### design/flow/run.sh
#!/bin/bash
# the make line also repeats each setting of config.mk as NAME=value (left out here)
make -C /OpenROAD-flow-scripts/flow DESIGN_CONFIG=/design/flow/config.mk WORK_HOME=/design/flow/orfs CLKGATE_MAP_FILE= finish
### design/flow/config.mk
export PLATFORM = sky130hd
export DESIGN_NAME = ARM
export DESIGN_NICKNAME = ARM
export VERILOG_FILES = /design/flow/design.v
export SDC_FILE = /design/flow/constraint.sdc
export NUM_CORES = 4
export LEC_CHECK = 0
export CAP_MARGIN = 20
export CORE_MARGIN = 2
export CORE_UTILIZATION = 61
export CTS_CLUSTER_DIAMETER = 29
export CTS_CLUSTER_SIZE = 57
export SETUP_SLACK_MARGIN = 1.68
export SLEW_MARGIN = 20
### design/flow/constraint.sdc
create_clock -name core_clock -period 6.28 [get_ports {clk}]
set_input_delay 1.2560 -clock core_clock [delete_from_list [all_inputs] [get_ports {clk}]]
set_output_delay 1.2560 -clock core_clock [all_outputs]
set_load 0.01 [all_outputs]
### design/flow/design.v
module pc_module(
    input [31:0] pc_in,
    input freeze,
    input clk,
    input rst,
    output reg [31:0] pc_out
);
always @(posedge clk, posedge rst) begin
    if (rst == 1) begin
        pc_out <= 0;
    end
    else if(freeze == 1) begin
        pc_out <= pc_out;
    end
    else begin
        pc_out <= pc_in;
    end
end
endmodule 
module adder(
    input [31:0] a,
    input [31:0] b,
    input rst,
    output [31:0] result
);
assign result = rst ? 32'b0: a+b;
endmodule  
module multiplexer(
    input [31:0] a,
    input [31:0] b,
    input select,
    output [31:0] out
);
assign out = select ? b : a;
endmodule  
module instruction_fetch(
    input clk,
    input rst,
    input freeze,
    input branch_taken,
    input [31:0] branch_adr,
    output [31:0] pc_out,
    output [31:0] imem_addr,
    input [31:0] imem_data,
    output [31:0] instruction 
);
wire [31:0] pc_wire;
wire [31:0] mux_out;
wire [31:0] pc_out_wire;
pc_module pcm(.pc_in    (mux_out),.freeze   (freeze && !branch_taken),.clk   (clk),.rst  (rst),.pc_out   (pc_wire));
multiplexer mux(.a  (pc_out_wire),.b    (branch_adr),.select    (branch_taken),.out     (mux_out));
adder adder(.a     (pc_wire),.b    (32'd4), .rst     (rst), .result    (pc_out_wire));
assign imem_addr = pc_wire;
assign instruction = rst ? 32'b0 : imem_data;
assign pc_out = rst ? 32'b0 : pc_out_wire;
endmodule
module instruction_fetch_register(
    input clk,
    input rst,
    input freeze,
    input flush,
    input [31:0] pc_in,
    input [31:0] instruction_in,
    output reg [31:0] pc,
    output reg [31:0] instruction
);
always@(posedge clk, posedge rst) begin
    if (rst) begin
        pc <= 32'b0;
        instruction <= 32'b0;			
    end else if (flush) begin
        pc <= 32'b0;
        instruction <= 32'b0;			
    end
    else if(freeze == 1'b0) begin
        pc <= pc_in;
        instruction <= instruction_in;
    end else begin
        pc <= pc;
        instruction <= instruction;
    end
end
endmodule  
module control_unit (
  input [1:0] mode,
  input [3:0] opcode,
  input s,
  output [3:0] execute_command,
  output mem_read, mem_write,
  output wb_enable,
  output b,
  output update_state
);
  assign update_state = s && mode == 2'b00;
  assign b = (opcode[3] == 1'b0 && mode == 2'b10) ? 1'b1 : 1'b0;
  assign wb_enable = ((mode == 2'b00 && (opcode == 4'b1101 || opcode == 4'b1111 || opcode == 4'b0100 || opcode == 4'b0101 || opcode == 4'b0010 || opcode == 4'b0110 || opcode == 4'b0000 || opcode == 4'b1100 || opcode == 4'b0001)) || (opcode == 4'b0100 && s == 1'b1 && mode == 2'b01)) ? 1'b1 : 0;
  assign mem_read = (opcode == 4'b0100 && mode == 2'b01 && s == 1'b1 ) ? 1 : 0;
  assign mem_write = (opcode == 4'b0100 && mode == 2'b01 && s == 1'b0 ) ? 1 : 0;
  assign execute_command = (opcode == 4'b1101 ? 4'b0001 : (opcode == 4'b1111 ? 4'b1001 : (opcode == 4'b0100 ? 4'b0010 :
   (opcode == 4'b0101 ? 4'b0011 : (opcode == 4'b0010 ? 4'b0100 : (opcode == 4'b0110 ?  4'b0101 : (opcode == 4'b0000 ? 4'b0110 : (opcode == 4'b1100 ? 4'b0111 :
   (opcode == 4'b0001 ? 4'b1000 : (opcode == 4'b1010 ? 4'b0100 : (opcode == 4'b1101 ? 4'b0110 : (opcode == 4'b1000 ? 4'b0110 : 4'b0))))))))))));
endmodule
module condition_check (
    input[3:0] condition,
    input[3:0] condState,
    output check
);
    assign check = ((condition == 4'b0000 && condState[2] == 1'b1) || (condition == 4'b0001 && condState[2] == 1'b0) || (condition == 4'b0010 && condState[1] == 1'b1)
    || (condition == 4'b0011 && condState[1] == 1'b0) || (condition == 4'b0100 && condState[3] == 1'b1) || (condition == 4'b0101 && condState[3] == 1'b0) 
    || (condition == 4'b0110 && condState[0] == 1'b1) || (condition == 4'b0111 && condState[0] == 1'b0) || (condition == 4'b1000 && condState[1] == 1'b1 && condState[2] == 1'b0)
    || (condition == 4'b1001 && (condState[1] == 1'b0 || condState[2] == 1'b1)) || (condition == 4'b1010 && condState[3] == condState[0]) || (condition == 4'b1011 && condState[3] != condState[0]) 
    || (condition == 4'b1100 && condState[2] == 1'b0 && condState[3] == condState[0]) || (condition == 4'b1101 && (condState[2] == 1'b1 || condState[3] != condState[0])) || (condition == 4'b1110) || (condition == 4'b1111)) ? 1'b1 : 1'b0;
endmodule
module register_file ( 
  input clk, rst,
  input[3:0] src1, src2, dest_wb, 
  input[31:0] result_wb, 
  input write_back_enable,
  output [31:0] reg1, reg2
);
  reg[31:0] regs[15:0];
  assign reg1 = (write_back_enable && dest_wb == src1) ? result_wb : regs[src1];
  assign reg2 = (write_back_enable && dest_wb == src2) ? result_wb : regs[src2];
  integer i;
	always @(posedge clk, posedge rst) begin
		if (rst) begin
			for (i = 0; i < 16; i = i + 1) begin
				regs[i] <= i;
			end
		end
		else if (write_back_enable) begin 
			regs[dest_wb] <= result_wb;
		end
	end
endmodule
module instrcution_decode(
    input clk,
    input rst,
    input [31:0] instruction,
    input [31:0] result_wb,
    input write_back_enable,
    input [3:0] dest_wb,
    input hazard,
    input [3:0] sr,
    input [31:0] pc_in,
    output wb_en,
    output mem_r_en,
    output mem_w_en,
    output b,
    output s,
    output [3:0] exec_cmd,
    output [31:0] val_rn,
    output [31:0] val_rm,
    output imm,
    output [11:0] shift_operand,
    output [23:0] signed_imm_24,
    output [3:0] dest,
    output [3:0] src1,
    output [3:0] src2,
    output two_src,
    output [31:0] pc_out
);
assign shift_operand = instruction[11:0];
assign imm = instruction[25];
assign signed_imm_24 = instruction[23:0];
assign pc_out = pc_in;
assign dest = instruction[15:12];
wire check;
wire[3:0] exec_cmd_wire;
wire mem_r_en_wire;
wire mem_w_en_wire;
wire wb_en_wire;
wire b_wire;
wire s_wire;
assign two_src = !instruction[25] || mem_w_en_wire;
control_unit cu(
    .mode   (instruction[27:26]),
    .opcode (instruction[24:21]),
    .s  (instruction[20]),
    .execute_command    (exec_cmd_wire),
    .mem_read   (mem_r_en_wire),
    .mem_write  (mem_w_en_wire),
    .wb_enable  (wb_en_wire),
    .b  (b_wire),
    .update_state   (s_wire)
);
condition_check cc(
    .condition  (instruction[31:28]),
    .condState  (sr),
    .check  (check)
);
wire cond_or_hazard;
assign cond_or_hazard = hazard || !check;
assign s = !cond_or_hazard ? s_wire : 0;
assign b = !cond_or_hazard ? b_wire : 0;
assign wb_en = !cond_or_hazard ? wb_en_wire : 0;
assign mem_w_en = !cond_or_hazard ? mem_w_en_wire : 0;
assign mem_r_en = !cond_or_hazard ? mem_r_en_wire : 0;
wire [3:0] src2_wire;
assign exec_cmd = !cond_or_hazard ? exec_cmd_wire : 0;
assign src1 = instruction[19:16];
assign src2 = src2_wire;
assign src2_wire = mem_w_en_wire ? dest : instruction[3:0];
register_file rf(
    .clk   (clk),
    .rst   (rst),
    .src1  (instruction[19:16]),
    .src2  (src2_wire),
    .dest_wb   (dest_wb),
    .result_wb (result_wb),
    .write_back_enable (write_back_enable),
    .reg1  (val_rn),
    .reg2  (val_rm)
);
endmodule  
module instruction_decode_register(
    input clk,
    input rst,
    input flush,
    input wb_en_in,
    input mem_r_en_in,
    input mem_w_en_in,
    input b_in,
    input s_in,
    input [3:0] exe_cmd_in,
    input [31:0] pc_in,
    input [31:0] val_rn_in,
    input [31:0] val_rm_in,
    input imm_in,
    input [11:0] shift_operand_in,
    input [23:0] signed_imm_24_in,
    input [3:0] dest_in,
    input [3:0] sr_in,
    input [3:0] src1_in,
    input [3:0] src2_in,
    output reg wb_en,
    output reg mem_r_en,
    output reg mem_w_en,
    output reg b,
    output reg s,
    output reg [3:0] exe_cmd,
    output reg [31:0] pc,
    output reg [31:0] val_rn,
    output reg [31:0] val_rm,
    output reg imm,
    output reg [11:0] shift_operand,
    output reg [23:0] signed_imm_24,
    output reg [3:0] dest,
    output reg [3:0] sr_out,
    output reg [3:0] src1_out,
    output reg [3:0] src2_out
);
always@(posedge clk, posedge rst) begin
    if (rst) begin
        wb_en <= 0;
        mem_r_en <= 0;
        mem_w_en <= 0;
        b <= 0;
        s <= 0;
        exe_cmd <= 0;
        pc <= 0;
        val_rm <= 0;
        val_rn <= 0;
        imm <= 0;
        shift_operand <= 0;
        signed_imm_24 <= 0;
        dest <= 0;
        src1_out <= 0;
        src2_out <= 0;
        sr_out <= 0;
    end else if (flush) begin
        wb_en <= 0;
        mem_r_en <= 0;
        mem_w_en <= 0;
        b <= 0;
        s <= 0;
        exe_cmd <= 0;
        pc <= 0;
        val_rm <= 0;
        val_rn <= 0;
        imm <= 0;
        shift_operand <= 0;
        signed_imm_24 <= 0;
        dest <= 0;
        src1_out <= 0;
        src2_out <= 0;
        sr_out <= 0;
    end else begin
        wb_en <= wb_en_in;
        mem_r_en <= mem_r_en_in;
        mem_w_en <= mem_w_en_in;
        b <= b_in;
        s <= s_in;
        exe_cmd <= exe_cmd_in;
        pc <= pc_in;
        val_rm <= val_rm_in;
        val_rn <= val_rn_in;
        imm <= imm_in;
        shift_operand <= shift_operand_in;
        signed_imm_24 <= signed_imm_24_in;
        dest <= dest_in;
        src1_out <= src1_in;
        src2_out <= src2_in;
        sr_out <= sr_in;
    end
end
endmodule  
module alu(
    input[3:0] exec_command,
    input[31:0] in1,
    input[31:0] in2,
    input carry_in,
    output[31:0] result,
    output c,
    output n,
    output z,
    output v
);
    wire [32:0] result_extend;
    wire [32:0] in1_extend;
    wire [32:0] in2_extend;
    assign in1_extend = {in1[31],in1};
    assign in2_extend = {in2[31],in2};
    assign result_extend = exec_command == 4'b0001 ? in2_extend : (exec_command == 4'b1001 ? ~in2_extend : (exec_command == 4'b0010 ? (in2_extend + in1_extend) : 
    (exec_command == 4'b0011 ? (in1_extend + in2_extend + carry_in) : (exec_command == 4'b0100 ? (in1_extend - in2_extend) : (exec_command == 4'b0101 ? (in1_extend - in2_extend - 1) : 
    (exec_command == 4'b0110 ? (in1_extend & in2_extend) : (exec_command == 4'b0111 ? (in1_extend | in2_extend) : (exec_command == 4'b1000 ? (in2_extend ^ in1_extend) : 
    (in1_extend))))))))) ;
    assign result = result_extend[31:0];
    assign c = result_extend[32] == 1'b1 && result_extend[31] == 1'b0;
    assign n = result[31];
    assign z = (result == 0);
    assign v = ((exec_command == 4'b0010 || exec_command == 4'b0011) && in1[31] == in2[31] && in1[31] != result[31]) || ((exec_command == 4'b0100 || exec_command == 4'b0101) && in1[31] == ~in2[31] && in1[31] != result[31]);
endmodule  
module val2_gen(
    input[31:0] val_rm,
    input imm,
    input mem_en,
    input [11:0] shift_operand,
    output reg [31:0] result
);
wire [31:0] imm8 = {24'b0, shift_operand[7:0]};
wire [4:0] imm_rot = {shift_operand[11:8], 1'b0};
wire [4:0] sh_amt = shift_operand[11:7];
wire [63:0] imm_dbl = {imm8, imm8} >> imm_rot;
wire [63:0] rm_dbl = {val_rm, val_rm} >> sh_amt;
always @(*) begin
    if(mem_en == 1) begin
       result = {20'b0, shift_operand};
    end
    else if (imm == 1) begin
        result = imm_dbl[31:0];
    end else if(imm == 0 && shift_operand[4] == 0) begin
        case (shift_operand[6:5])
            2'b00: result = val_rm << sh_amt;
            2'b01: result = val_rm >> sh_amt;
            2'b10: result = val_rm >>> sh_amt;
            default: result = rm_dbl[31:0];
        endcase
    end else begin
        result = val_rm;
    end
end
endmodule
module status_register(
    input clk,
    input rst,
    input n,
    input z,
    input c,
    input v,
    input s,
    output [3:0] cond
);
reg[3:0] cond_reg;
always @(posedge clk, posedge rst) begin
    if(rst == 1'b1) begin
        cond_reg <= 4'b0;
    end else if (s == 1'b1) begin
        cond_reg <= {n,z,c,v};
    end
end
assign cond = s == 1'b1 ? {n,z,c,v} : cond_reg;
endmodule
module execution(
    input clk,
    input rst,
    input s,
    input [3:0] exec_cmd,
    input mem_r_en, mem_w_en,
    input [31:0] pc,
    input [31:0] val_rn,val_rm,
    input imm,
    input [11:0] shift_operand,
    input [23:0] signed_imm_24,
    input [3:0] sr,
    output[31:0] alu_result,br_addr,
    output[3:0] status,
    output[31:0] val_rm_out
);
wire[31:0] signed_imm_24_extended;
assign signed_imm_24_extended = {signed_imm_24[23],signed_imm_24[23],signed_imm_24[23],signed_imm_24[23],signed_imm_24[23],signed_imm_24[23],signed_imm_24[23],signed_imm_24[23],signed_imm_24};
assign br_addr = pc + (signed_imm_24_extended << 2);
wire mem_en;
wire c,n,z,v;
assign mem_en = mem_r_en | mem_w_en;
wire [31:0] mux_before_alu_out_wire;
wire[31:0] val2_gen_wire;
val2_gen val2_gen(
    .val_rm (val_rm_out),
    .imm    (imm),
    .mem_en (mem_en),
    .shift_operand  (shift_operand),
    .result (val2_gen_wire)
);
alu alu(
    .exec_command (exec_cmd),
    .in1    (mux_before_alu_out_wire),
    .in2    (val2_gen_wire),
    .carry_in   (sr[1]),
    .result (alu_result),
    .c  (c),
    .n  (n),
    .z  (z),
    .v  (v)
);
status_register sreg(
    .clk   (clk),
    .rst   (rst),
    .n (n),
    .z (z),
    .c (c),
    .v (v),
    .s (s),
    .cond  (status)
);
assign val_rm_out = val_rm;
assign mux_before_alu_out_wire = val_rn;
endmodule 
module execution_register(
    input clk,
    input rst,
    input wb_en_in,
    input mem_r_en_in,
    input mem_w_en_in,
    input [31:0] alu_result_in,
    input [31:0] st_val_in,
    input [3:0] dest_in,
    output reg wb_en,
    output reg mem_r_en,
    output reg mem_w_en,
    output reg [31:0] alu_result,
    output reg [31:0] st_val,
    output reg [3:0] dest
);
always @(posedge clk, posedge rst) begin
    if (rst) begin
        wb_en <= 0;
        mem_r_en <= 0;
        mem_w_en <= 0;
        alu_result <= 0;
        st_val <= 0;
        dest <= 0;
    end else begin
        wb_en <= wb_en_in;
        mem_r_en <= mem_r_en_in;
        mem_w_en <= mem_w_en_in;
        alu_result <= alu_result_in;
        st_val <= st_val_in;
        dest <= dest_in;
    end
end
endmodule  
module memory_register(
    input clk,
    input rst,
    input wb_en_in,
    input mem_r_en_in,
    input [31:0] alu_result_in,
    input [31:0] mem_read_value_in,
    input [3:0] dest_in,
    output reg [31:0] alu_result,
    output reg [31:0] mem_read_value,
    output reg [3:0] dest,
    output reg wb_en,
    output reg mem_r_en
);
always @(posedge clk, posedge rst) begin
    if (rst) begin
        alu_result <= 0;
        mem_read_value <= 0;
        dest <= 0;
        wb_en <= 0;
        mem_r_en <= 0;
    end else begin
        dest <= dest_in;
        mem_read_value <= mem_read_value_in;
        alu_result <= alu_result_in;
        wb_en <= wb_en_in;
        mem_r_en <= mem_r_en_in;
    end
end
endmodule  
module write_back(
    input [31:0] alu_result,
    input [31:0] mem_result,
    input mem_r_en,
    output [31:0] out
);
assign out = mem_r_en ? mem_result : alu_result;
endmodule  
module hazard_detection_unit_old(
    input [3:0] src1,
    input [3:0] src2,
    input [3:0] exe_dest,
    input exe_wb_en,
    input mem_wb_en,
    input two_src,
    input [3:0] mem_dest,
    output reg hazard_detected
);
always @(*) begin
    if(mem_wb_en && src1 == mem_dest) begin
        hazard_detected <= 1;
    end else if(exe_wb_en && src1 == exe_dest) begin
        hazard_detected <= 1;
    end else if(two_src && mem_wb_en && src2 == mem_dest) begin
        hazard_detected <= 1;
    end else if(two_src && exe_wb_en && src2 == exe_dest) begin
        hazard_detected <= 1;
    end else begin
        hazard_detected <= 0;
    end
end
endmodule  
module ARM(
    input clk,
    input rst,
    output [31:0] imem_addr,
    input [31:0] imem_data,
    output [31:0] dmem_addr,
    output [31:0] dmem_wdata,
    output dmem_we,
    input [31:0] dmem_rdata
);
wire hazard;
wire branch_taken;
wire [31:0] branch_adr;
wire [31:0] pc_if_out;
wire [31:0] instruction_if_out;
instruction_fetch inst_fetch(
	.clk	(clk),
	.rst	(rst),
	.freeze	(hazard),
	.branch_taken	(branch_taken),
	.branch_adr	(branch_adr),
	.pc_out	(pc_if_out),
	.imem_addr	(imem_addr),
	.imem_data	(imem_data),
	.instruction	(instruction_if_out)
);
wire [31:0] pc_if_reg_out;
wire [31:0] instruction_if_reg_out;
instruction_fetch_register inst_fetch_reg(
	.clk	(clk),
	.rst	(rst),
	.freeze	(hazard),
	.flush	(branch_taken),
	.pc_in(pc_if_out),
	.instruction_in	(instruction_if_out),
	.pc	(pc_if_reg_out),
	.instruction	(instruction_if_reg_out)
);
wire[31:0] result_wb;
wire write_back_enable;
wire [3:0] dest_wb;
wire [3:0] sr;
wire wb_en_id_out;
wire mem_r_en_id_out;
wire mem_w_en_id_out;
wire b_id_out;
wire s_id_out;
wire [3:0] exec_cmd_id_out;
wire [31:0] val_rn_id_out;
wire [31:0] val_rm_id_out;
wire imm_id_out;
wire [11:0] shift_operand_id_out;
wire [23:0] signed_imm_24_id_out;
wire [3:0] dest_id_out;
wire [3:0] src1_id_out;
wire [3:0] src2_id_out;
wire two_src_id_out;
wire [31:0] pc_id_out;
instrcution_decode inst_decode(
	.clk	(clk),
	.rst	(rst),
	.instruction	(instruction_if_reg_out),
	.result_wb	(result_wb),
	.write_back_enable	(write_back_enable),
	.dest_wb	(dest_wb),
	.hazard	(hazard),
	.sr	(sr),
	.pc_in	(pc_if_reg_out),
	.wb_en	(wb_en_id_out),
	.mem_r_en	(mem_r_en_id_out),
	.mem_w_en	(mem_w_en_id_out),
	.b	(b_id_out),
	.s	(s_id_out),
	.exec_cmd	(exec_cmd_id_out),
	.val_rn	(val_rn_id_out),
	.val_rm	(val_rm_id_out),
	.imm		(imm_id_out),
	.shift_operand	(shift_operand_id_out),
	.signed_imm_24	(signed_imm_24_id_out),
	.dest	(dest_id_out),
	.src1	(src1_id_out),
	.src2	(src2_id_out),
	.two_src	(two_src_id_out),
	.pc_out	(pc_id_out)
);
wire wb_en_id_reg_out;
wire mem_r_en_id_reg_out;
wire mem_w_en_id_reg_out;
wire b_id_reg_out;
wire s_id_reg_out;
wire [3:0] exe_cmd_id_reg_out;
wire [31:0] pc_id_reg_out;
wire [31:0] val_rn_id_reg_out;
wire [31:0] val_rm_id_reg_out;
wire imm_id_reg_out;
wire [11:0] shift_operand_id_reg_out;
wire [23:0] signed_imm_24_id_reg_out;
wire [3:0] dest_id_reg_out;
wire [3:0] sr_id_reg_out;
wire [3:0] src1_id_reg_out;
wire [3:0] src2_id_reg_out;
instruction_decode_register inst_decode_reg(
	.clk	(clk),
	.rst	(rst),
	.flush	(branch_taken),
	.wb_en_in	(wb_en_id_out),
	.mem_r_en_in	(mem_r_en_id_out),
	.mem_w_en_in	(mem_w_en_id_out),
	.b_in	(b_id_out),
	.s_in	(s_id_out),
	.exe_cmd_in	(exec_cmd_id_out),
	.pc_in	(pc_id_out),
	.val_rn_in	(val_rn_id_out),
	.val_rm_in	(val_rm_id_out),
	.imm_in	(imm_id_out),
	.shift_operand_in	(shift_operand_id_out),
	.signed_imm_24_in	(signed_imm_24_id_out),
	.dest_in	(dest_id_out),
	.sr_in	(sr),
	.src1_in	(src1_id_out),
	.src2_in	(src2_id_out),
	.wb_en	(wb_en_id_reg_out),
	.mem_r_en	(mem_r_en_id_reg_out),
	.mem_w_en	(mem_w_en_id_reg_out),
	.b (branch_taken),
	.s (s_id_reg_out),
	.exe_cmd	(exe_cmd_id_reg_out),
	.pc	(pc_id_reg_out),
	.val_rn	(val_rn_id_reg_out),
	.val_rm	(val_rm_id_reg_out),
	.imm	(imm_id_reg_out),
	.shift_operand	(shift_operand_id_reg_out),
	.signed_imm_24	(signed_imm_24_id_reg_out),
	.dest	(dest_id_reg_out),
	.sr_out	(sr_id_reg_out),
	.src1_out	(src1_id_reg_out),
	.src2_out	(src2_id_reg_out)
);
wire [31:0] alu_result_exe_reg_out;
wire [31:0] alu_result_exe_out;
wire [31:0] val_rm_exe_out;
execution exe(
	.clk	(clk),
	.rst 	(rst),
	.s	(s_id_reg_out),
	.exec_cmd	(exe_cmd_id_reg_out),
	.mem_r_en	(mem_r_en_id_reg_out),
	.mem_w_en	(mem_w_en_id_reg_out),
	.pc	(pc_id_reg_out),
	.val_rn	(val_rn_id_reg_out),
	.val_rm	(val_rm_id_reg_out),
	.imm	(imm_id_reg_out),
	.shift_operand	(shift_operand_id_reg_out),
	.signed_imm_24	(signed_imm_24_id_reg_out),
	.sr	(sr_id_reg_out),
	.alu_result	(alu_result_exe_out),
	.br_addr	(branch_adr),
	.status	(sr),
	.val_rm_out	(val_rm_exe_out)
);
wire wb_en_exe_reg_out;
wire mem_r_en_exe_reg_out;
wire mem_w_en_exe_reg_out;
wire [3:0] dest_exe_reg_out;
wire [31:0] val_rm_exe_reg_out;
execution_register exe_reg(
	.clk	(clk),
	.rst	(rst),
	.wb_en_in	(wb_en_id_reg_out),
	.mem_r_en_in	(mem_r_en_id_reg_out),
	.mem_w_en_in	(mem_w_en_id_reg_out),
	.alu_result_in	(alu_result_exe_out),
	.st_val_in	(val_rm_exe_out),
	.dest_in	(dest_id_reg_out),
	.wb_en	(wb_en_exe_reg_out),
	.mem_r_en	(mem_r_en_exe_reg_out),
	.mem_w_en	(mem_w_en_exe_reg_out),
	.alu_result	(alu_result_exe_reg_out),
	.st_val	(val_rm_exe_reg_out),
	.dest	(dest_exe_reg_out)
);
wire [31:0] mem_result_out;
assign dmem_addr = alu_result_exe_reg_out;
assign dmem_wdata = val_rm_exe_reg_out;
assign dmem_we = mem_w_en_exe_reg_out;
assign mem_result_out = mem_r_en_exe_reg_out ? dmem_rdata : 32'b0;
wire [31:0] alu_result_mem_reg_out;
wire [31:0] mem_read_val_mem_reg_out;
wire mem_r_en_mem_reg_out;
memory_register mem_reg(
	.clk	(clk),
	.rst	(rst),
	.wb_en_in	(wb_en_exe_reg_out),
	.mem_r_en_in	(mem_r_en_exe_reg_out),
	.alu_result_in	(alu_result_exe_reg_out),
	.mem_read_value_in	(mem_result_out),
	.dest_in	(dest_exe_reg_out),
	.alu_result	(alu_result_mem_reg_out),
	.mem_read_value	(mem_read_val_mem_reg_out),
	.dest	(dest_wb),
	.wb_en	(write_back_enable),
	.mem_r_en	(mem_r_en_mem_reg_out)
);
write_back wb(
	.alu_result	(alu_result_mem_reg_out),
	.mem_result	(mem_read_val_mem_reg_out),
	.mem_r_en	(mem_r_en_mem_reg_out),
	.out	(result_wb)
);
hazard_detection_unit_old hdu(
	.src1	(src1_id_out),
	.src2	(src2_id_out),
	.exe_dest	(dest_id_reg_out),
	.exe_wb_en	(wb_en_id_reg_out),
	.mem_wb_en	(wb_en_exe_reg_out),
	.two_src	(two_src_id_out),
	.mem_dest	(dest_exe_reg_out),
	.hazard_detected	(hazard)
);
endmodule  
==> results.yml, run 1 <==
# flow metrics
outcome:
  status: "did not finish"
  lastStage: "5_1_grt"
  tool.error: "[ERROR GRT-0116] Global routing finished with congestion. Check the congestion regions in the DRC Viewer."
floorplan:
  core-area_um2: 91390
  fp_util_pct: 61.45
  dieWidth_um: 307.4
  num_rows: 111
  die_area_um2: 94510
  io_pins: 163
  dieHeight_um: 307.4
placed_design:
  portBuffers: 162
  pre_cts_ws_ns: -2.480
  placed_cells: 8298
  gp_congestion: 1.075
  dpl.hpwl_um: 186300
yosys:
  synthCells: 6320
  simple_gate_share_pct: 16.80
  adder_share_pct: 2.981
  compound_area_share_pct: 25.76
  ys.warnings.count: 10
  ys_seq_elements: 889
  yosysCellCount: 6320
  top_area_cell: "dfrtp_1"
  synthMuxAreaShare_pct: 7.707
  logic_family: "AND-OR/OR-AND gates"
  flop_cell: "dfrtp_1"
  most_common_cell: "dfrtp_1"
  postSynth.asyncResetShare_pct: 100.0
  topCellsByArea: "dfrtp_1 38%, a21oi_1 5.5%, nor2_1 4.7%"
  synth_nets: 6518
  synthXorXnorAreaFrac_pct: 1.869
  synth-edff-count: 0
  synthesis.area_um2: 56160
  ys_area_um2: 56160
  syn_avg_cell_area_um2: 8.886
  netlist_top_cells_count: "857 x dfrtp_1, 705 x nor2_1, 615 x a21oi_1, 469 x nand2_1, 399 x o21ai_0"
  postSynthSeqShare_pct: 39.68
  synth_cell_type_count: 124
  top_area_share_pct: 38.19
clocking:
  htree_levels: 4
  cts_inserted_buffers: 166
  cts_root_buffer: "clkbuf_16"
  ctsHoldBuffers: 0
  clockBufferDepth: 3
  cts_sinks: 889
global_routing:
  overflow: 759
  grt_usage_pct: 86.49
per-stage QoR:
| stage | area (µm²) | setup TNS, ns |
|---|---|---|
| 3_3_place_gp | 66730 | -38.10 |
| 3_5_place_dp | 66740 | -40.86 |
| 4_1_cts | 74850 | -25.68 |
| 2_1_floorplan | 56590 | -6300.68 |
what timing repair did:
item                       CTS
resized                    327
pin swaps                  125
setup endpoints to repair  168
buffers inserted            65
gates cloned                 4
hold endpoints to repair     0
routing by layer:
metal	overflow	GRT usage (%)
met1	146	87.13
met5	29	62.64
met2	273	95.99
met3	118	77.99
met4	193	83.61
==> inputs of run 2 (changes only) <==
- ABC_AREA: unset -> 1
- CAP_MARGIN: 20 -> 5
- CORE_UTILIZATION: 61 -> 71
- CTS_CLUSTER_DIAMETER: 29 -> 323
- CTS_CLUSTER_SIZE: 57 -> 61
- GPL_ROUTABILITY_DRIVEN: unset -> 1
- MAX_ROUTING_LAYER: unset -> met4
- SETUP_SLACK_MARGIN: 1.68 -> unset
- SLEW_MARGIN: 20 -> 25
- TNS_END_PERCENT: unset -> 35
- clock period: 6.28 -> 5.76 ns (I/O delays scaled with it)
==> run 2 against run 1 <==
The run again fails in 5_1_grt. Synthesized area rose by 2.8%. Synthesized cell count rose by 29%. Die size fell by 12%.
==> results.yml, run 2 <==
# flow metrics
yosys:
  flop_cell: "dfrtp_1"
  adder_share_pct: 2.901
  postSynthSeqShare_pct: 38.61
  synth-edff-count: 0
  ys_seq_elements: 889
  yosysCellCount: 8143
  logic_family: "simple AND/OR/NAND/NOR gates"
  top_area_share_pct: 37.16
  synth_cell_type_count: 71
  simple_gate_share_pct: 25.29
  netlist_top_cells_count: "2,066 x nand2_1, 1,150 x inv_1, 857 x dfrtp_1, 754 x o21ai_0, 489 x nand3_1"
  ys_area_um2: 57720
  postSynth.asyncResetShare_pct: 100.0
  topCellsByArea: "dfrtp_1 37%, nand2_1 13%, inv_1 7.5%"
  ys.warnings.count: 10
  top_area_cell: "dfrtp_1"
  synth_nets: 8341
  most_common_cell: "nand2_1"
  synthXorXnorAreaFrac_pct: 0.5745
  synthesis.area_um2: 57720
  syn_avg_cell_area_um2: 7.088
  synthCells: 8143
  compound_area_share_pct: 19.24
  synthMuxAreaShare_pct: 2.211
floorplan:
  fp_util_pct: 71.66
  io_pins: 163
  dieHeight_um: 289.1
  die_area_um2: 83590
  num_rows: 104
  core-area_um2: 80550
  dieWidth_um: 289.1
outcome:
  tool.error: "[ERROR GRT-0232] Routing congestion too high. Check the congestion heatmap in the GUI."
  lastStage: "5_1_grt"
  status: "did not finish"
placed_design:
  portBuffers: 162
  dpl.hpwl_um: 175200
  gp_congestion: 1.184
  dpl_cell_area_um2: 66320
clocking:
  clockBufferDepth: 3
  cts_inserted_buffers: 18
  cts_root_buffer: "clkbuf_16"
  cts_sinks: 889
  htree_levels: 1
global_routing:
  overflow: 6
  grt_usage_pct: 73.26
==> run 2: metal layers <==
layer  GRT usage, %  GRT overflow
met5              -             -
met2          88.74             4
met3          52.76             0
met1          76.43             0
met4          65.67             2
==> run 2: what timing repair did <==
| item | CTS |
|---|---|
| setup buffers | 76 |
| pin swaps | 130 |
| endpoints found under the setup margin | 18 |
| resized | 514 |
| gates cloned | 5 |
| hold buffers | 0 |
==> run 2: metrics by stage <==
step | cells | util [%] | setup WS [ns] | setup TNS, ns
global placement | 9847 | 82.34 | -0.6622 | -9.013
floorplan | 8143 | - | -7.591 | -6637.27
CTS | 9959 | 86.16 | -0.3254 | -4.407
detailed placement | 9847 | 82.34 | -0.8219 | -11.02
==> inputs of run 3 (changes only) <==
- ABC_AREA: 1 -> unset
- CAP_MARGIN: 5 -> 20
- CELL_PAD_IN_SITES_DETAIL_PLACEMENT: unset -> 2
- CELL_PAD_IN_SITES_GLOBAL_PLACEMENT: unset -> 3
- CORE_ASPECT_RATIO: unset -> 1.81
- CORE_MARGIN: 2 -> 5
- CORE_UTILIZATION: 71 -> 41
- CTS_CLUSTER_DIAMETER: 323 -> unset
- CTS_CLUSTER_SIZE: 61 -> unset
- GPL_ROUTABILITY_DRIVEN: 1 -> unset
- GPL_TIMING_DRIVEN: unset -> 1
- MAX_ROUTING_LAYER: met4 -> unset
- PLACE_DENSITY_LB_ADDON: unset -> 0.08
- SLEW_MARGIN: 25 -> 20
- TNS_END_PERCENT: 35 -> unset
- clock period: 5.76 -> 16.7 ns (I/O delays scaled with it)
==> run 3 against run 2 <==
Now clean on timing, DRC and antenna. Die size rose by 73%. Synthesized area decreased by 2.7%. Synthesized cell count down 22%.
==> results.yml, run 3 <==
# physical design summary
worst_hold_path:
  hp-start: "exe_reg.alu_result[22]"
  min_delay_worst_endpoint: "mem_reg.alu_result[22]"
  holdCritPathClass: "flop to flop"
  holdPathStages: 0
clocking:
  tritoncts: "yes"
  ctsHoldBuffers: 0
  cts_sinks: 889
  cts_inserted_buffers: 91
  htree_levels: 3
  worstSkewPairLatency_ns: 0.82
  cts_resized: 0
  clk_pin_slew_worst_paths_ns: 0.06
  cts_root_buffer: "clkbuf_16"
  clockBufferDepth: 3
  post_cts_buffers: 0
placed_design:
  portBuffers: 162
  dpl_cell_area_um2: 59800
  gp_congestion: 1.167
  pre_cts_ws_ns: 4.537
  dpl.hpwl_um: 234200
setup_path:
  required_ns: 17.29
  max_stage_delay_ns: 0.93
  reg2reg_slack_ns: 3.48
  reg2reg_depth: 27
  worstSetupStartpointType: "flop"
  crit_type: "flop to flop"
  crit_slowest_cell: "nor4_1"
  critPathCapture: "inst_decode_reg.exe_cmd[5]"
  end_kind: "flop"
  crit_cells: 27
  startpoint: "inst_decode_reg.shift_operand[8]"
  critPathMaxFanout: 63
  regToRegStartpoint: "inst_decode_reg.shift_operand[8]"
  r2r-end: "inst_decode_reg.exe_cmd[5]"
  critPathTopFamily: "simple AND/OR/NAND/NOR gates"
  arrival_ns: 13.81
  path_buffers: 3
yosys:
  synthMuxAreaShare_pct: 7.707
  postSynthSeqShare_pct: 39.68
  syn_avg_cell_area_um2: 8.886
  top_area_cell: "dfrtp_1"
  simple_gate_share_pct: 16.80
  yosysCellCount: 6320
  synth-edff-count: 0
  synthCells: 6320
  adder_share_pct: 2.981
  top_area_share_pct: 38.19
  most_common_cell: "dfrtp_1"
  synth_nets: 6518
  ys_area_um2: 56160
  ys_seq_elements: 889
  ys.warnings.count: 10
  synthXorXnorAreaFrac_pct: 1.869
  flop_cell: "dfrtp_1"
  logic_family: "AND-OR/OR-AND gates"
  postSynth.asyncResetShare_pct: 100.0
  synth_cell_type_count: 124
  netlist_top_cells_count: "857 x dfrtp_1, 705 x nor2_1, 615 x a21oi_1, 469 x nand2_1, 399 x o21ai_0"
  compound_area_share_pct: 25.76
  topCellsByArea: "dfrtp_1 38%, a21oi_1 5.5%, nor2_1 4.7%"
  synthesis.area_um2: 56160
floorplan:
  die_area_um2: 144800
  fp_util_pct: 41.31
  num_rows: 182
  io_pins: 163
  dieHeight_um: 507.9
  dieWidth_um: 285.1
  core-area_um2: 135900
cells_and_area:
  syn2layout_area_growth_pct: 13.07
  fin_nets: 6500
  stdcell_area_um2: 63500
global_routing:
  grt_pass1_wl_um: 502700
  grt_usage_pct: 48.68
  overflow: 0
  grt_pass1_vias: 64290
  antenna_found_initial: 80
  grt_max_degree: 165
route:
  drtIter0Drc: 6189
  route.detailed.drc: 0
  antenna_left: 0
  viasPerCell: 7.394
  drt-total-wl_um: 353000
  drt_pass1_iterations: 6
  avgRoutedWirePerCell_um: 43.19
  vias: 60440
timing:
  fmax_ghz: 0.07563
  worstMarginPinSlew_ns: 1.313
  rsz0062_at_grt: "false"
  setup_viol: 0
  hold_viol_final: 0
  period_minus_slack_ns: 13.22
  layout_setup_ws_ns: 3.478
  slew_headroom_pct: 12.47
  drv_slew: 0
  fin_crit_sh_pct: 79.17
  hold_slack_ns: 0.3949
  fin_skew_ns: 0.09359
  tns_ns: 0
job:
  max_cap_violations: 0
  tool_warnings: 82
outcome:
  status: "finished clean"
run 3: per-layer routing:
| layer | global-route usage [%] | part of all wire (%) | vias to the layer above |
|---|---|---|---|
| li1 | - | - | 23420 |
| met5 | 3.433 | 0.14 | - |
| met1 | 47.36 | 31 | 30560 |
| met2 | 75.56 | 46 | 4217 |
| met3 | 20.95 | 9.9 | 2198 |
| met4 | 48.39 | 13 | 36 |
run 3: area by class of cell:
| cell class | instances | area, µm² |
|---|---|---|
| Fill cell | 14750 | 72450 |
| Multi-Input combinational cell | 4758 | 31570 |
| Sequential cell | 889 | 22320 |
| Timing Repair Buffer | 414 | 3652 |
| Clock buffer | 127 | 2614 |
| Tap cell | 1748 | 2187 |
| Inverter | 148 | 559.3 |
| Clock inverter | 41 | 471.7 |
| Antenna cell | 49 | 122.6 |
run 3: through the flow:
stage,std cells,util (%)
after floorplan,6320,-
after global placement,7932,43.96
after detailed placement,7934,43.99
after CTS,8102,46.26
after global routing,8137,46.64
final,8174,46.71
==> inputs of run 4 (changes only) <==
- ABC_AREA: unset -> 1
- CELL_PAD_IN_SITES_DETAIL_PLACEMENT: 2 -> unset
- CELL_PAD_IN_SITES_GLOBAL_PLACEMENT: 3 -> unset
- CORE_ASPECT_RATIO: 1.81 -> 1.3
- CORE_MARGIN: 5 -> 2
- CORE_UTILIZATION: 41 -> 65
- CTS_CLUSTER_DIAMETER: unset -> 323
- CTS_CLUSTER_SIZE: unset -> 53
- GPL_ROUTABILITY_DRIVEN: unset -> 1
- GPL_TIMING_DRIVEN: 1 -> unset
- PLACE_DENSITY: unset -> 0.93
- PLACE_DENSITY_LB_ADDON: 0.08 -> unset
- SETUP_SLACK_MARGIN: unset -> -0.33
- SLEW_MARGIN: 20 -> 25
- TNS_END_PERCENT: unset -> 35
- clock period: 16.7 -> 3.5 ns (I/O delays scaled with it)
==> run 4 against run 3 <==
Die size decreased by 37%. Synthesized area grew 2.8%. The run now fails in 5_1_grt. Synthesized cell count up 29%.
==> results.yml, run 4 <==
# flow metrics
floorplan:
  dieHeight_um: 343.8
  num_rows: 124
  core-area_um2: 87970
  fp_util_pct: 65.61
  io_pins: 163
  dieWidth_um: 265.4
  die_area_um2: 91220
yosys:
  simple_gate_share_pct: 25.29
  synthCells: 8143
  postSynthSeqShare_pct: 38.61
  most_common_cell: "nand2_1"
  netlist_top_cells_count: "2,066 x nand2_1, 1,150 x inv_1, 857 x dfrtp_1, 754 x o21ai_0, 489 x nand3_1"
  synth_nets: 8341
  topCellsByArea: "dfrtp_1 37%, nand2_1 13%, inv_1 7.5%"
  top_area_share_pct: 37.16
  flop_cell: "dfrtp_1"
  top_area_cell: "dfrtp_1"
  ys_seq_elements: 889
  postSynth.asyncResetShare_pct: 100.0
  logic_family: "simple AND/OR/NAND/NOR gates"
  synth_cell_type_count: 71
  syn_avg_cell_area_um2: 7.088
  synthMuxAreaShare_pct: 2.211
  ys.warnings.count: 10
  adder_share_pct: 2.901
  synthXorXnorAreaFrac_pct: 0.5745
  ys_area_um2: 57720
  synthesis.area_um2: 57720
  compound_area_share_pct: 19.24
  synth-edff-count: 0
  yosysCellCount: 8143
outcome:
  status: "did not finish"
  tool.error: "[ERROR GRT-0116] Global routing finished with congestion. Check the congestion regions in the DRC Viewer."
  lastStage: "5_1_grt"
clocking:
  htree_levels: 1
  ctsHoldBuffers: 0
  cts_sinks: 889
  cts_root_buffer: "clkbuf_16"
  cts_inserted_buffers: 20
  clockBufferDepth: 3
global_routing:
  overflow: 2818
  grt_usage_pct: 86.43
placed_design:
  dpl.hpwl_um: 193600
  portBuffers: 162
  gp_congestion: 1.273
  pre_cts_ws_ns: -3.364
## run 4: metal layers
metal	GRT usage, %	overflow
met5	64.24	19
met4	88.89	798
met1	81.37	173
met2	100.1	1629
met3	77.62	199
## run 4: stage by stage
stage                     cells  cell area, µm²  TNS (ns)
after floorplan            8143           57720  -8290.83
after global placement    10120           68390   -103.73
after detailed placement  10120           68390   -129.42
after CTS                 10230           71280   -124.01
## run 4: timing repair
action,in CTS
pin swaps,112
gates resized,481
setup endpoints to repair,98
gates cloned,3
buffers inserted,66
==> inputs of run 5 (changes only) <==
- ABC_AREA: 1 -> unset
- CORE_ASPECT_RATIO: 1.3 -> unset
- CORE_UTILIZATION: 65 -> 34
- CTS_CLUSTER_DIAMETER: 323 -> unset
- CTS_CLUSTER_SIZE: 53 -> unset
- GPL_ROUTABILITY_DRIVEN: 1 -> unset
- PLACE_DENSITY: 0.93 -> unset
- SETUP_SLACK_MARGIN: -0.33 -> unset
- SLEW_MARGIN: 25 -> 20
- TNS_END_PERCENT: 35 -> unset
- clock period: 3.5 -> 17.5 ns (I/O delays scaled with it)
==> run 5 against run 4 <==
Synthesized area fell by 2.7%. Die size rose by 85%. Synthesized cell count decreased by 22%. Now clean on timing, DRC and antenna.
==> results.yml, run 5 <==
# physical design summary
yosys:
  postSynthSeqShare_pct: 39.68
  ys.warnings.count: 10
  postSynth.asyncResetShare_pct: 100.0
  most_common_cell: "dfrtp_1"
  top_area_cell: "dfrtp_1"
  synthCells: 6320
  simple_gate_share_pct: 16.80
  flop_cell: "dfrtp_1"
  synth-edff-count: 0
  topCellsByArea: "dfrtp_1 38%, a21oi_1 5.5%, nor2_1 4.7%"
  syn_avg_cell_area_um2: 8.886
  ys_seq_elements: 889
  logic_family: "AND-OR/OR-AND gates"
  synth_cell_type_count: 124
  synthesis.area_um2: 56160
  netlist_top_cells_count: "857 x dfrtp_1, 705 x nor2_1, 615 x a21oi_1, 469 x nand2_1, 399 x o21ai_0"
  yosysCellCount: 6320
  ys_area_um2: 56160
  compound_area_share_pct: 25.76
  synthMuxAreaShare_pct: 7.707
  top_area_share_pct: 38.19
  synth_nets: 6518
  synthXorXnorAreaFrac_pct: 1.869
  adder_share_pct: 2.981
cells_and_area:
  fillCellCount: 16550
  comb_area_um2: 31470
  final_cells: 8509
  syn2layout_area_growth_pct: 13.14
  fin_util_pct: 38.64
  seq_area_um2: 22320
  fin_nets: 6434
worst_hold_path:
  holdCritPathClass: "flop to flop"
  hp-start: "exe_reg.alu_result[21]"
  holdPathStages: 0
  min_delay_worst_endpoint: "mem_reg.alu_result[21]"
timing:
  fin_crit_sh_pct: 63.40
  fin_skew_ns: 0.03876
  fmax_ghz: 0.09013
  worstMarginPinSlew_ns: 1.261
  setup_viol: 0
  drv_slew: 0
  period_minus_slack_ns: 11.09
  slew_headroom_pct: 15.95
  tns_ns: 0
  rsz0062_at_grt: "false"
  hold_viol_final: 0
clocking:
  cts_inserted_buffers: 100
  cts_sinks: 889
  post_cts_buffers: 0
  clk_pin_slew_worst_paths_ns: 0.07
  worstSkewPairLatency_ns: 0.75
  htree_levels: 3
  clockBufferDepth: 3
  cts_root_buffer: "clkbuf_16"
  tritoncts: "yes"
  cts_resized: 0
  ctsHoldBuffers: 0
floorplan:
  num_rows: 149
  io_pins: 163
  dieWidth_um: 410.4
  dieHeight_um: 410.4
  fp_util_pct: 34.15
  die_area_um2: 168400
  core-area_um2: 164400
route:
  vias: 55290
  avgRoutedWirePerCell_um: 31.24
  route.detailed.drc: 0
  drtIter0Drc: 7916
  antenna_left: 0
  drt-total-wl_um: 265800
  drt_pass1_iterations: 7
  viasPerCell: 6.498
setup_path:
  critPathTopFamily: "AND-OR/OR-AND gates"
  arrival_ns: 11.73
  end_kind: "flop"
  regToRegStartpoint: "inst_decode_reg.shift_operand[7]"
  critPathCapture: "inst_decode_reg.mem_w_en"
  path_buffers: 3
  reg2reg_depth: 24
  reg2reg_slack_ns: 6.41
  crit_type: "flop to flop"
  crit_slowest_cell: "a2111oi_2"
  critPathMaxFanout: 46
  worstSetupStartpointType: "flop"
  startpoint: "inst_decode_reg.shift_operand[7]"
  crit_cells: 24
  required_ns: 18.13
  r2r-end: "inst_decode_reg.mem_w_en"
  max_stage_delay_ns: 0.89
  crit_chain: "buf_4 -> inv_2 -> mux2i_2 -> a22oi_1 -> and3_1 -> o311ai_2 -> o2111ai_2 -> ha_1 -> nor4_4 -> nand2_1 -> a2111oi_2 -> o21bai_1 -> and4_1 -> a311oi_1 -> nand4_1 -> or2_1 -> o41a_1 -> o21ai_1 -> o211ai_2 -> o311ai_1 -> inv_1 -> mux4_2 -> mux2_4 -> nor4b_1"
global_routing:
  grt_max_degree: 186
  grt_usage_pct: 30.64
  grt_pass1_vias: 52630
  overflow: 0
  antenna_found_initial: 16
  grt_pass1_wl_um: 380500
job:
  tool_warnings: 81
  max_cap_violations: 0
outcome:
  status: "finished clean"
placed_design:
  portBuffers: 162
  placed_cells: 8322
  dpl.hpwl_um: 172300
  gp_congestion: 0.9953
==> run 5: final cells by class <==
class | count | area share [%]
clock buffer | 139 | 4.470
multi-input combinational | 4758 | 49.54
sequential | 889 | 35.12
inverter | 148 | 0.8802
timing repair buffer | 339 | 4.736
antenna | 5 | 0.01969
clock inverter | 42 | 0.9255
tap | 2189 | 4.311
==> run 5: through the flow <==
step / setup slack, ns / hold slack, ns / area [µm²]
finish: 6.406 / 0.3779 / 63540
global route: 6.020 / 0.3875 / 63530
detailed placement: 6.963 / 0.3644 / 60050
global placement: 5.978 / 0.3673 / 60020
CTS: 6.897 / 0.3820 / 63480
floorplan: -0.3963 / 0.3519 / 56160
==> run 5: layer usage <==
layer / global-route usage, % / part of all wire (%)
met1: 42.39 / 41
met2: 43.46 / 41
met3: 9.245 / 13
met4: 14.24 / 5.6
met5: 0 / 0.035
==> inputs of run 6 (changes only) <==
- CELL_PAD_IN_SITES_GLOBAL_PLACEMENT: unset -> 0
- CORE_UTILIZATION: 34 -> 22
- GPL_ROUTABILITY_DRIVEN: unset -> 1
- MIN_ROUTING_LAYER: unset -> met1
- PLACE_DENSITY_LB_ADDON: unset -> 0.13
- SLEW_MARGIN: 20 -> 35
- clock period: 17.5 -> 11.2 ns (I/O delays scaled with it)
==> run 6 against run 5 <==
Still clean on timing, DRC and antenna. Die size is 54% higher. First-iteration DRC count is 13% lower. Via count is 0.49% lower. Maximum frequency is 3.9% higher.
==> results.yml, run 6 <==
# physical design summary
setup_path:
  worstSetupStartpointType: "flop"
  critPathMaxFanout: 55
  crit_type: "flop to flop"
  crit_slowest_cell: "dfrtp_4"
  critPathTopFamily: "simple AND/OR/NAND/NOR gates"
  max_stage_delay_ns: 0.98
  critPathCapture: "inst_decode_reg.exe_cmd[7]"
  reg2reg_depth: 30
  end_kind: "flop"
  arrival_ns: 11.33
  path_buffers: 4
  startpoint: "inst_decode_reg.shift_operand[8]"
  crit_cells: 30
  required_ns: 11.86
  reg2reg_slack_ns: 0.53
  regToRegStartpoint: "inst_decode_reg.shift_operand[8]"
  r2r-end: "inst_decode_reg.exe_cmd[7]"
yosys:
  ys_area_um2: 56160
  logic_family: "AND-OR/OR-AND gates"
  synthXorXnorAreaFrac_pct: 1.869
  topCellsByArea: "dfrtp_1 38%, a21oi_1 5.5%, nor2_1 4.7%"
  compound_area_share_pct: 25.76
  top_area_cell: "dfrtp_1"
  top_area_share_pct: 38.19
  syn_avg_cell_area_um2: 8.886
  postSynth.asyncResetShare_pct: 100.0
  adder_share_pct: 2.981
  flop_cell: "dfrtp_1"
  simple_gate_share_pct: 16.80
  synth-edff-count: 0
  synth_cell_type_count: 124
  postSynthSeqShare_pct: 39.68
  ys.warnings.count: 10
  synthesis.area_um2: 56160
  synthMuxAreaShare_pct: 7.707
  ys_seq_elements: 889
  synthCells: 6320
  netlist_top_cells_count: "857 x dfrtp_1, 705 x nor2_1, 615 x a21oi_1, 469 x nand2_1, 399 x o21ai_0"
  most_common_cell: "dfrtp_1"
  synth_nets: 6518
  yosysCellCount: 6320
clocking:
  clockBufferDepth: 3
  clk_pin_slew_worst_paths_ns: 0.06
  cts_root_buffer: "clkbuf_16"
  post_cts_buffers: 0
  cts_resized: 0
  cts_inserted_buffers: 110
  worstSkewPairLatency_ns: 0.81
  tritoncts: "yes"
  ctsHoldBuffers: 0
  htree_levels: 3
  cts_sinks: 889
floorplan:
  die_area_um2: 259300
  core-area_um2: 253900
  dieHeight_um: 509.2
  dieWidth_um: 509.2
  io_pins: 163
  fp_util_pct: 22.12
  num_rows: 185
route:
  viasPerCell: 5.609
  drt_pass1_iterations: 6
  avgRoutedWirePerCell_um: 32.53
  wl_met3_um: 22470
  drt-total-wl_um: 319100
  met1Wirelength_um: 144900
  drtIter0Drc: 6857
  vias: 55020
  wl_met2_um: 137700
  antenna_left: 0
  routed.top_layer: "met5"
  route.detailed.drc: 0
worst_hold_path:
  hp-start: "exe_reg.alu_result[18]"
  holdCritPathClass: "flop to flop"
  min_delay_worst_endpoint: "mem_reg.alu_result[18]"
  holdPathStages: 0
job:
  tool_warnings: 93
  max_cap_violations: 0
timing:
  hold_viol_final: 0
  fin_crit_sh_pct: 95.30
  slew_headroom_pct: 30.32
  hold_slack_ns: 0.3981
  period_minus_slack_ns: 10.67
  worstMarginPinSlew_ns: 1.045
  rsz0062_at_grt: "false"
  drv_slew: 0
  fin_skew_ns: 0.09920
  setup_viol: 0
  fmax_ghz: 0.09369
global_routing:
  grt_max_degree: 144
  grt_pass1_wl_um: 440800
  grt_pass1_vias: 52590
  overflow: 0
  antenna_found_initial: 21
  grt_usage_pct: 23.89
placed_design:
  dpl_cell_area_um2: 62740
  portBuffers: 162
  gp_congestion: 1.015
  dpl.hpwl_um: 216100
  placed_cells: 9583
cells_and_area:
  fin_nets: 6530
  seq_area_um2: 22320
  fillCellCount: 27070
  comb_area_um2: 31670
  final_cells: 9809
  syn2layout_area_growth_pct: 18.92
  stdcell_area_um2: 66780
outcome:
  status: "finished clean"
[run 6: area by class of cell]
cell class / instances / area share [%]
multi-input combinational: 4758 / 47.42
sequential: 889 / 33.42
tap: 3366 / 6.306
timing repair buffer: 425 / 6.096
clock buffer: 164 / 4.877
clock inverter: 43 / 0.9855
inverter: 148 / 0.8375
antenna: 16 / 0.05995
[run 6: metal layers]
layer  track usage, %  vias to the layer above
li1                 -                    23560
met1            33.86                    28190
met2            36.05                     2705
met3            4.112                      562
met4            8.966                        4
met5                0                        -
[run 6: per-stage QoR]
step                worst slack (ns)  utilization, %  TNS [ns]
floorplan                     -5.436               -  -2786.63
global placement              0.9172           24.50         0
detailed placement            0.8844           24.71         0
CTS                           0.8236           26.25         0
global route                  0.1676           26.29         0
finish                        0.5267           26.30         0
==> inputs of run 7 (changes only) <==
- CAP_MARGIN: 20 -> 25
- CELL_PAD_IN_SITES_DETAIL_PLACEMENT: unset -> 1
- CELL_PAD_IN_SITES_GLOBAL_PLACEMENT: 0 -> unset
- CORE_ASPECT_RATIO: unset -> 1.71
- CORE_MARGIN: 2 -> 5
- CORE_UTILIZATION: 22 -> 15
- CTS_CLUSTER_DIAMETER: unset -> 59
- CTS_CLUSTER_SIZE: unset -> 19
- GPL_ROUTABILITY_DRIVEN: 1 -> 0
- GPL_TIMING_DRIVEN: unset -> 0
- HOLD_SLACK_MARGIN: unset -> 0.06
- MAX_ROUTING_LAYER: unset -> met4
- MIN_ROUTING_LAYER: met1 -> unset
- PLACE_DENSITY_LB_ADDON: 0.13 -> 0.08
- SETUP_SLACK_MARGIN: unset -> 0.36
- SLEW_MARGIN: 35 -> 20
- TNS_END_PERCENT: unset -> 30
- clock period: 11.2 -> 8.48 ns (I/O delays scaled with it)
==> run 7 against run 6 <==
Now fails the layout checks on setup timing. Die size increased by 49%. Via count up 8.2%. Design area is 13% higher. Synthesized area unchanged. Hold slack lost 0.011 ns. Clock skew fell by 0.0015 ns. Global-route usage is 1.5 points lower. Critical path depth is 3 higher. First-iteration DRC count decreased by 28%. Register-to-register slack worse by 1.5 ns. Largest cell class unchanged. Highest routed layer is now met4.
==> results.yml, run 7 <==
# physical design summary
cells_and_area:
  seq_area_um2: 22320
  comb_area_um2: 33860
  final_cells: 11890
  fillCellCount: 43040
  fin_nets: 7105
  syn2layout_area_growth_pct: 33.79
  stdcell_area_um2: 75140
timing:
  fmax_ghz: 0.1060
  hold_viol_final: 0
  worstMarginPinSlew_ns: 1.183
  setup_viol: 14
  fin_skew_ns: 0.09765
  hold_slack_ns: 0.3867
  rsz0062_at_grt: "true"
  period_minus_slack_ns: 9.437
  fin_crit_sh_pct: 111.3
  slew_headroom_pct: 20.54
  drv_slew: 0
  layout_setup_ws_ns: -0.9571
setup_path:
  critPathMaxFanout: 10
  regToRegStartpoint: "inst_decode_reg.shift_operand[8]"
  startpoint: "inst_decode_reg.shift_operand[8]"
  required_ns: 9.11
  worstSetupStartpointType: "flop"
  arrival_ns: 10.07
  max_stage_delay_ns: 0.74
  r2r-end: "inst_decode_reg.exe_cmd[3]"
  crit_cells: 33
  reg2reg_slack_ns: -0.96
  crit_slowest_cell: "o211ai_1"
  reg2reg_depth: 33
  path_buffers: 9
  crit_type: "flop to flop"
  critPathTopFamily: "AND-OR/OR-AND gates"
  end_kind: "flop"
  critPathCapture: "inst_decode_reg.exe_cmd[3]"
route:
  antenna_left: 0
  avgRoutedWirePerCell_um: 36.85
  route.detailed.drc: 0
  drt_pass1_iterations: 6
  viasPerCell: 5.007
  vias: 59520
  drt-total-wl_um: 438100
  drtIter0Drc: 4944
yosys:
  synthCells: 6320
  top_area_cell: "dfrtp_1"
  yosysCellCount: 6320
  ys_seq_elements: 889
  netlist_top_cells_count: "857 x dfrtp_1, 705 x nor2_1, 615 x a21oi_1, 469 x nand2_1, 399 x o21ai_0"
  synthMuxAreaShare_pct: 7.707
  compound_area_share_pct: 25.76
  synth-edff-count: 0
  top_area_share_pct: 38.19
  synthesis.area_um2: 56160
  syn_avg_cell_area_um2: 8.886
  logic_family: "AND-OR/OR-AND gates"
  synth_nets: 6518
  flop_cell: "dfrtp_1"
  postSynth.asyncResetShare_pct: 100.0
  synthXorXnorAreaFrac_pct: 1.869
  simple_gate_share_pct: 16.80
  ys.warnings.count: 10
  ys_area_um2: 56160
  adder_share_pct: 2.981
  postSynthSeqShare_pct: 39.68
  most_common_cell: "dfrtp_1"
  topCellsByArea: "dfrtp_1 38%, a21oi_1 5.5%, nor2_1 4.7%"
  synth_cell_type_count: 124
floorplan:
  dieWidth_um: 477.9
  die_area_um2: 387200
  fp_util_pct: 15.01
  num_rows: 294
  dieHeight_um: 810.1
  io_pins: 163
  core-area_um2: 374100
global_routing:
  grt_max_degree: 33
  grt_pass1_vias: 61960
  antenna_found_initial: 32
  overflow: 0
  grt_pass1_wl_um: 582300
  grt_usage_pct: 22.41
placed_design:
  pre_cts_ws_ns: -5.070
  portBuffers: 162
  dpl.hpwl_um: 346100
  placed_cells: 11520
  dpl_cell_area_um2: 67140
worst_hold_path:
  holdPathStages: 0
  hp-start: "inst_decode_reg.val_rm[16]"
  holdCritPathClass: "flop to flop"
  min_delay_worst_endpoint: "exe_reg.st_val[16]"
job:
  tool_warnings: 74
  max_cap_violations: 0
clocking:
  cts_inserted_buffers: 90
  cts_root_buffer: "clkbuf_16"
  clockBufferDepth: 3
  cts_sinks: 889
  ctsHoldBuffers: 0
  clk_pin_slew_worst_paths_ns: 0.08
  worstSkewPairLatency_ns: 0.81
  tritoncts: "yes"
  htree_levels: 3
outcome:
  status: "finished with violations"
  so.violations: "setup timing"
[run 7: repair_timing]
action,CTS,global route
endpoints found under the setup margin,47,19
gates cloned,2,0
buffers inserted,146,32
pin swaps,107,59
resized,571,155
[run 7: stage by stage]
stage,TNS (ns),util (%)
CTS,-10.59,19.84
detailed placement,-118.04,17.95
global route,-12.94,20.08
finish,-12.19,20.08
global placement,-,17.08
floorplan,-4715.50,-
[run 7: routing by layer]
layer  share of wire [%]  up-vias  track usage (%)
met2                  51     2640            39.60
met5                   0        -                -
met3                 4.4     1347            2.482
li1                    -    24700                -
met4                 9.9        0            16.87
met1                  35    30840            22.79
[run 7: final cells by class]
class,count,share of cell area (%)
antenna,20,0.06661
timing repair buffer,495,7.827
buffer,525,4.063
sequential,889,29.70
multi-input combinational,4758,45.06
clock inverter,69,1.274
clock buffer,100,3.101
tap,4884,8.133
inverter,148,0.7727
==> inputs of run 8 (changes only) <==
- CELL_PAD_IN_SITES_DETAIL_PLACEMENT: 1 -> 2
- CTS_CLUSTER_SIZE: 19 -> 50
- GPL_ROUTABILITY_DRIVEN: 0 -> unset
==> run 8 against run 7 <==
The layout still fails its checks (setup timing). Design area fell by 0.13%. Worst setup slack improved by 0.045 ns. Clock-buffer cell count fell by 4. Sequential share of layout area barely moved. Synthesized area did not move. Register-to-register slack improved by 0.04 ns. Utilization barely moved. Clock skew fell by 0.027 ns. Global-route usage rose by 0.95 points. Sequential cell count did not move. Critical endpoint is now inst_decode_reg.exe_cmd[5].
==> results.yml, run 8 <==
# physical design summary
floorplan:
  die_area_um2: 387200
  dieWidth_um: 477.9
  dieHeight_um: 810.1
  core-area_um2: 374100
  num_rows: 294
  io_pins: 163
  fp_util_pct: 15.01
clocking:
  cts_root_buffer: "clkbuf_16"
  clk_pin_slew_worst_paths_ns: 0.08
  cts_sinks: 889
  htree_levels: 3
  cts_inserted_buffers: 88
  worstSkewPairLatency_ns: 0.80
  clockBufferDepth: 3
  tritoncts: "yes"
  ctsHoldBuffers: 0
timing:
  hold_slack_ns: 0.3862
  tns_ns: -11.45
  drv_slew: 0
  fmax_ghz: 0.1065
  rsz0062_at_grt: "true"
  worstMarginPinSlew_ns: 1.143
  period_minus_slack_ns: 9.392
  hold_viol_final: 0
  layout_setup_ws_ns: -0.9124
  fin_skew_ns: 0.07016
  setup_viol: 14
  fin_crit_sh_pct: 110.8
  slew_headroom_pct: 23.79
setup_path:
  startpoint: "inst_decode_reg.shift_operand[7]"
  crit_cells: 32
  critPathTopFamily: "simple AND/OR/NAND/NOR gates"
  crit_slowest_cell: "or4_4"
  path_buffers: 8
  required_ns: 9.10
  regToRegStartpoint: "inst_decode_reg.shift_operand[7]"
  arrival_ns: 10.01
  critPathMaxFanout: 10
  critPathCapture: "inst_decode_reg.exe_cmd[5]"
  crit_top_cell: "buf_12"
  worstSetupStartpointType: "flop"
  reg2reg_depth: 32
  crit_type: "flop to flop"
  reg2reg_slack_ns: -0.91
  r2r-end: "inst_decode_reg.exe_cmd[5]"
  max_stage_delay_ns: 0.60
  end_kind: "flop"
route:
  drtIter0Drc: 4158
  viasPerCell: 5.017
  antenna_left: 0
  vias: 59540
  drt-total-wl_um: 456700
  route.detailed.drc: 0
  drt_pass1_iterations: 6
  avgRoutedWirePerCell_um: 38.48
placed_design:
  dpl.hpwl_um: 363800
  pre_cts_ws_ns: -5.684
  gp_congestion: 0.9557
  dpl_cell_area_um2: 67240
  portBuffers: 162
  placed_cells: 11520
yosys:
  ys_seq_elements: 889
  compound_area_share_pct: 25.76
  syn_avg_cell_area_um2: 8.886
  synthesis.area_um2: 56160
  synthXorXnorAreaFrac_pct: 1.869
  ys_area_um2: 56160
  postSynth.asyncResetShare_pct: 100.0
  adder_share_pct: 2.981
  top_area_share_pct: 38.19
  most_common_cell: "dfrtp_1"
  synth_nets: 6518
  ys.warnings.count: 10
  synth-edff-count: 0
  netlist_top_cells_count: "857 x dfrtp_1, 705 x nor2_1, 615 x a21oi_1, 469 x nand2_1, 399 x o21ai_0"
  postSynthSeqShare_pct: 39.68
  flop_cell: "dfrtp_1"
  synthMuxAreaShare_pct: 7.707
  simple_gate_share_pct: 16.80
  yosysCellCount: 6320
  logic_family: "AND-OR/OR-AND gates"
  topCellsByArea: "dfrtp_1 38%, a21oi_1 5.5%, nor2_1 4.7%"
  synthCells: 6320
  synth_cell_type_count: 124
  top_area_cell: "dfrtp_1"
outcome:
  so.violations: "setup timing"
  status: "finished with violations"
global_routing:
  grt_pass1_vias: 64050
  antenna_found_initial: 38
  grt_usage_pct: 23.37
  grt_busiest_layer: "met2"
  overflow: 0
  met1_usage_pct: 23.75
  grt_util_met3_pct: 2.401
  grt_util_met2_pct: 41.77
  grt_max_degree: 34
  grt_pass1_wl_um: 605700
worst_hold_path:
  hp-start: "exe_reg.alu_result[2]"
  holdCritPathClass: "flop to flop"
  holdPathStages: 0
  min_delay_worst_endpoint: "mem_reg.alu_result[2]"
cells_and_area:
  final_cells: 11870
  fin_util_pct: 20.06
  syn2layout_area_growth_pct: 33.61
  fin_nets: 7080
  stdcell_area_um2: 75040
job:
  tool_warnings: 74
  max_cap_violations: 0
==> run 8: what timing repair did <==
item / CTS / global route
cloned: 3 / 0
resized: 663 / 70
setup endpoints to repair: 46 / 18
pin swaps: 100 / 37
buffers inserted: 127 / 26
==> run 8: area by class of cell <==
class | count | area [µm²]
sequential | 889 | 22310
timing repair buffer | 472 | 5724
clock buffer | 96 | 2313
antenna | 27 | 67.56
tap | 4884 | 6111
clock inverter | 70 | 960.9
inverter | 148 | 568.0
multi-input combinational | 4758 | 33930
buffer | 525 | 3052
fill | 42230 | 299100
==> run 8: per-layer routing <==
layer | vias to the layer above | share of wire (%)
met5 | - | 0
met1 | 31530 | 36
met2 | 2265 | 51
met3 | 1094 | 3.9
met4 | 0 | 9.2
li1 | 24660 | -
